==> flow/design.v (excerpt) <==
module ALU_ft (
    input              clk,
    input              rst,
    input      [31:0]  A,
    input      [31:0]  B,
    input      [2:0]   ALUControl,
    output reg [31:0]  Result,
    output reg         Zero,
    output reg         Carry,
    output reg         OverFlow,
    output reg         Negative,
    output reg         fault_detected_out
);
export LEC_CHECK = 0
export ABC_AREA = 1
export CAP_MARGIN = 30
export CELL_PAD_IN_SITES_GLOBAL_PLACEMENT = 0
export CORE_ASPECT_RATIO = 0.5
export CORE_MARGIN = 2
export CORE_UTILIZATION = 48
export CTS_CLUSTER_DIAMETER = 257
export CTS_CLUSTER_SIZE = 89
export GPL_TIMING_DRIVEN = 0
export MAX_ROUTING_LAYER = met4
export PLACE_DENSITY_LB_ADDON = 0.15
export SETUP_SLACK_MARGIN = -0.27
export SLEW_MARGIN = 30
export TNS_END_PERCENT = 5
create_clock -name core_clock -period 3.15 [get_ports {clk}]
run.sh (not shown) runs the stock make flow with config.mk's settings and CLKGATE_MAP_FILE=.
The baseline reached the layout checks and failed them: setup timing.
Edit:
ABC_AREA = not set   (was 1)
CELL_PAD_IN_SITES_GLOBAL_PLACEMENT = not set   (was 0)
CORE_UTILIZATION = 60   (was 48)
CTS_CLUSTER_DIAMETER = 332   (was 257)
GPL_ROUTABILITY_DRIVEN = 0   (was not set)
GPL_TIMING_DRIVEN = not set   (was 0)
MAX_ROUTING_LAYER = not set   (was met4)
PLACE_DENSITY_LB_ADDON = not set   (was 0.15)
SETUP_SLACK_MARGIN = not set   (was -0.27)
TNS_END_PERCENT = 15   (was 5)
clock period = 6.0 ns   (was 3.15 ns; I/O delays follow)
With this change the flow finished clean.
Routed wire length is lower by 11%.
Setup slack improved by 550 ps.
Global-route usage is higher by 2.3 points.
Total power is lower by 46%.
Synthesized area is higher by 3.8%.
Design area is higher by 1.3%.
Via count is lower by 9.3%.
Die size is lower by 17%.
Edit:
CORE_ASPECT_RATIO = not set   (was 0.5)
CORE_UTILIZATION = 65   (was 60)
CTS_CLUSTER_DIAMETER = not set   (was 332)
CTS_CLUSTER_SIZE = 37   (was 89)
GPL_ROUTABILITY_DRIVEN = not set   (was 0)
SETUP_SLACK_MARGIN = -0.34   (was not set)
TNS_END_PERCENT = not set   (was 15)
clock period = 4.45 ns   (was 6.0 ns; I/O delays follow)
Now the flow reached the layout checks and failed them: setup timing.
Via count rises by 17%.
Utilization is higher by 16 points.
Final area is higher by 15%.
Setup slack is worse by 860 ps.
Total power is higher by 58%.
Clock skew came out higher by 7.7 ps.

Setup of v53:
The RTL this note starts from:
==> flow/design.v <==
module ALU(
    input [31:0] A, B,
    input [2:0] ALUControl,
    output Carry, OverFlow, Zero, Negative,
    output [31:0] Result
);
    wire [31:0] B_inv;
    wire [32:0] Sum_result;
    wire is_sub;
    assign is_sub = (ALUControl == 3'b001);
    assign B_inv = is_sub ? ~B : B;
    assign Sum_result = A + B_inv + is_sub;
    reg [31:0] Result_reg;
    reg Cout_reg, OverFlow_reg;
    always @(*) begin
        Result_reg = 32'h0;
        Cout_reg = 1'b0;
        OverFlow_reg = 1'b0;
        case (ALUControl)
            3'b000: begin  
                Result_reg = Sum_result[31:0];
                Cout_reg = Sum_result[32];
                OverFlow_reg = (A[31] == B[31]) && (Result_reg[31] != A[31]);
            end
            3'b001: begin  
                Result_reg = Sum_result[31:0];
                Cout_reg = Sum_result[32];
                OverFlow_reg = (A[31] != B[31]) && (Result_reg[31] != A[31]);
            end
            3'b010: Result_reg = A & B;    
            3'b011: Result_reg = A | B;    
            3'b100: Result_reg = A ^ B;    
            3'b101: Result_reg = ($signed(A) < $signed(B)) ? 32'b1 : 32'b0;  
            3'b110: Result_reg = A << B[4:0];  
            3'b111: Result_reg = A >> B[4:0];  
            default: Result_reg = 32'h0;
        endcase
    end
    assign Result   = Result_reg;
    assign Zero     = (Result_reg == 32'b0);
    assign Negative = Result_reg[31];
    assign Carry    = Cout_reg;
    assign OverFlow = OverFlow_reg;
endmodule
`timescale 1ns / 1ps
module ALU_ft (
    input              clk,
    input              rst,
    input      [31:0]  A,
    input      [31:0]  B,
    input      [2:0]   ALUControl,
    output reg [31:0]  Result,
    output reg         Zero,
    output reg         Carry,
    output reg         OverFlow,
    output reg         Negative,
    output reg         fault_detected_out
);
    wire [31:0] alu_res;
    wire alu_z, alu_c, alu_v, alu_n;
    ALU u_alu (
        .A(A),
        .B(B),
        .ALUControl(ALUControl),
        .Result(alu_res),
        .Zero(alu_z),
        .Carry(alu_c),
        .OverFlow(alu_v),
        .Negative(alu_n)
    );
    reg [31:0] res_t1;
    reg [31:0] res_t2;
    localparam STAGE1 = 2'b00;
    localparam STAGE2 = 2'b01;
    localparam STAGE3 = 2'b10;
    reg [1:0] state;
    always @(posedge clk or negedge rst) begin
        if (!rst) begin
            state              <= STAGE1;
            fault_detected_out <= 1'b0;
            res_t1             <= 32'b0;
            res_t2             <= 32'b0;
            Result             <= 32'b0;
            Zero               <= 1'b0;
            Carry              <= 1'b0;
            OverFlow           <= 1'b0;
            Negative           <= 1'b0;
        end
        else begin
            case (state)
                STAGE1: begin
                    res_t1 <= alu_res;           
                    fault_detected_out <= 1'b0;
                    state <= STAGE2;
                end
                STAGE2: begin
                    res_t2 <= alu_res;           
                    if (res_t2 == res_t1) begin
                        Result   <= alu_res;
                        Zero     <= alu_z;
                        Carry    <= alu_c;
                        OverFlow <= alu_v;
                        Negative <= alu_n;
                        state    <= STAGE1;
                    end
                    else begin
                        fault_detected_out <= 1'b1;
                        state <= STAGE3;
                    end
                end
                STAGE3: begin
                    Result   <= alu_res;
                    Zero     <= alu_z;
                    Carry    <= alu_c;
                    OverFlow <= alu_v;
                    Negative <= alu_n;
                    state <= STAGE1;
                end
            endcase
        end
    end
endmodule
Settings: LEC_CHECK=0, CAP_MARGIN=30, CELL_PAD_IN_SITES_GLOBAL_PLACEMENT=2, CORE_MARGIN=2, CORE_UTILIZATION=55, CTS_CLUSTER_DIAMETER=66, CTS_CLUSTER_SIZE=62, MAX_ROUTING_LAYER=met4, PLACE_DENSITY_LB_ADDON=0.15, SLEW_MARGIN=30; clock period 3.15 ns.
Seen in the log of v53: FLW-0024 during global placement without I/O, after which the run never completed.
### v53 -> v15
Settings: CTS_CLUSTER_DIAMETER: 66 -> unset; CORE_UTILIZATION: 55 -> 40; PLACE_DENSITY_LB_ADDON: 0.15 -> unset; CTS_CLUSTER_SIZE: 62 -> unset; MAX_ROUTING_LAYER: met4 -> unset; CELL_PAD_IN_SITES_GLOBAL_PLACEMENT: 2 -> unset; the clock period (ns, I/O delays scaled along): 3.15 -> 5.66.
### Flow results
v15 completed; timing, DRC and antenna clean. Re fraction of synthesized area in multiplexers: no difference whatsoever between v53 and v15. v15 -> v53: chip area in the Yosys report delta 0, exact match. v15 vs v53 — die boundary height rose 27 um. Delta (v15 minus v53): width of the die increased 27 um, area of the die increased about 36%, post-synthesis share of cell area spent on xor and xnor gates essentially unchanged, part of the Yosys area used for sequential elements essentially unchanged, area of the core region increased about 40%.
Edits applied to the flow inputs when going from v15 to v2:
Settings: CTS_CLUSTER_DIAMETER: unset -> 354; CTS_CLUSTER_SIZE: unset -> 98; PLACE_DENSITY: unset -> 0.36; CORE_UTILIZATION: 40 -> 59; SETUP_SLACK_MARGIN: unset -> 0.56; the clock period (ns, I/O delays scaled along): 5.66 -> 2.51.
Findings:
In the summary table, v2 is marked failed, with error GRT-0232 raised in global routing. Number of flops mapped to enable cells by yosys essentially unchanged between v15 and v2. Per the comparison of v2 with v15, number of cells in the design after placement increased by 8.1% relative to the old numbers, routability-driven placement congestion ratio increased by 7.9% relative to the old numbers, placeable core area decreased by 33% relative to the old numbers.
diff inputs: v2 => v25
Settings: a change of CAP_MARGIN from 30 to 20; a deleted CTS_CLUSTER_DIAMETER that had been 354; a deleted SETUP_SLACK_MARGIN that had been 0.56; a deleted PLACE_DENSITY that had been 0.36; a deleted CTS_CLUSTER_SIZE that had been 98; a change of CORE_UTILIZATION from 59 to 66; a change of SLEW_MARGIN from 30 to 20; a change of the clock period (ns, I/O delays scaled along) from 2.51 to 4.87.
==> results <==
- Between v25 and v2, it is v25 whose number of setup buffers added after CTS is lower, by 26.
- Nothing crashed in v25 and all stages finished; the problem is that the final layout failed, the offending checks being negative setup slack.
- Cmp v25 vs v2: row count lower in v25
- Comparing v25 and v2, the higher placed cell count was measured on v2.
- v25: width of the die 5.3% below v2
- Between v25 and v2, floorplan-stage core utilization is higher for v25, v2 comes in under that.
- As of v25, die area had fallen by more than 10% compared to v2.
- Number of gates resized after CTS ends up higher on v2.

// ALU_ft: RTL as listed in full above, without the edits since
Settings: LEC_CHECK=0, CAP_MARGIN=40, CELL_PAD_IN_SITES_GLOBAL_PLACEMENT=2, CORE_MARGIN=2, CORE_UTILIZATION=40, GPL_TIMING_DRIVEN=0, HOLD_SLACK_MARGIN=0.25, MIN_ROUTING_LAYER=met2, SLEW_MARGIN=30, TNS_END_PERCENT=25; clock period 6.0 ns.
The starting point ended with an error in global routing.
Edit:
==> flow/config.mk (replaced) <==
export PLATFORM = sky130hd
export DESIGN_NAME = ALU_ft
export DESIGN_NICKNAME = ALU_ft
export VERILOG_FILES = /design/flow/design.v
export SDC_FILE = /design/flow/constraint.sdc
export NUM_CORES = 4
export LEC_CHECK = 0
export CAP_MARGIN = 30
export CORE_MARGIN = 2
export CORE_UTILIZATION = 70
export SETUP_SLACK_MARGIN = 0.24
export SLEW_MARGIN = 30
==> flow/constraint.sdc (replaced) <==
create_clock -name core_clock -period 1.88 [get_ports {clk}]
set_input_delay 0.3760 -clock core_clock [delete_from_list [all_inputs] [get_ports {clk}]]
set_output_delay 0.3760 -clock core_clock [all_outputs]
set_load 0.01 [all_outputs]
Effect: The new run stopped in clock tree synthesis on DPL-0038. Area after synthesis is unchanged. Die area goes down by about 40%. Synthesized cell count stays the same.
Power is estimated from default activity; no workload was simulated.
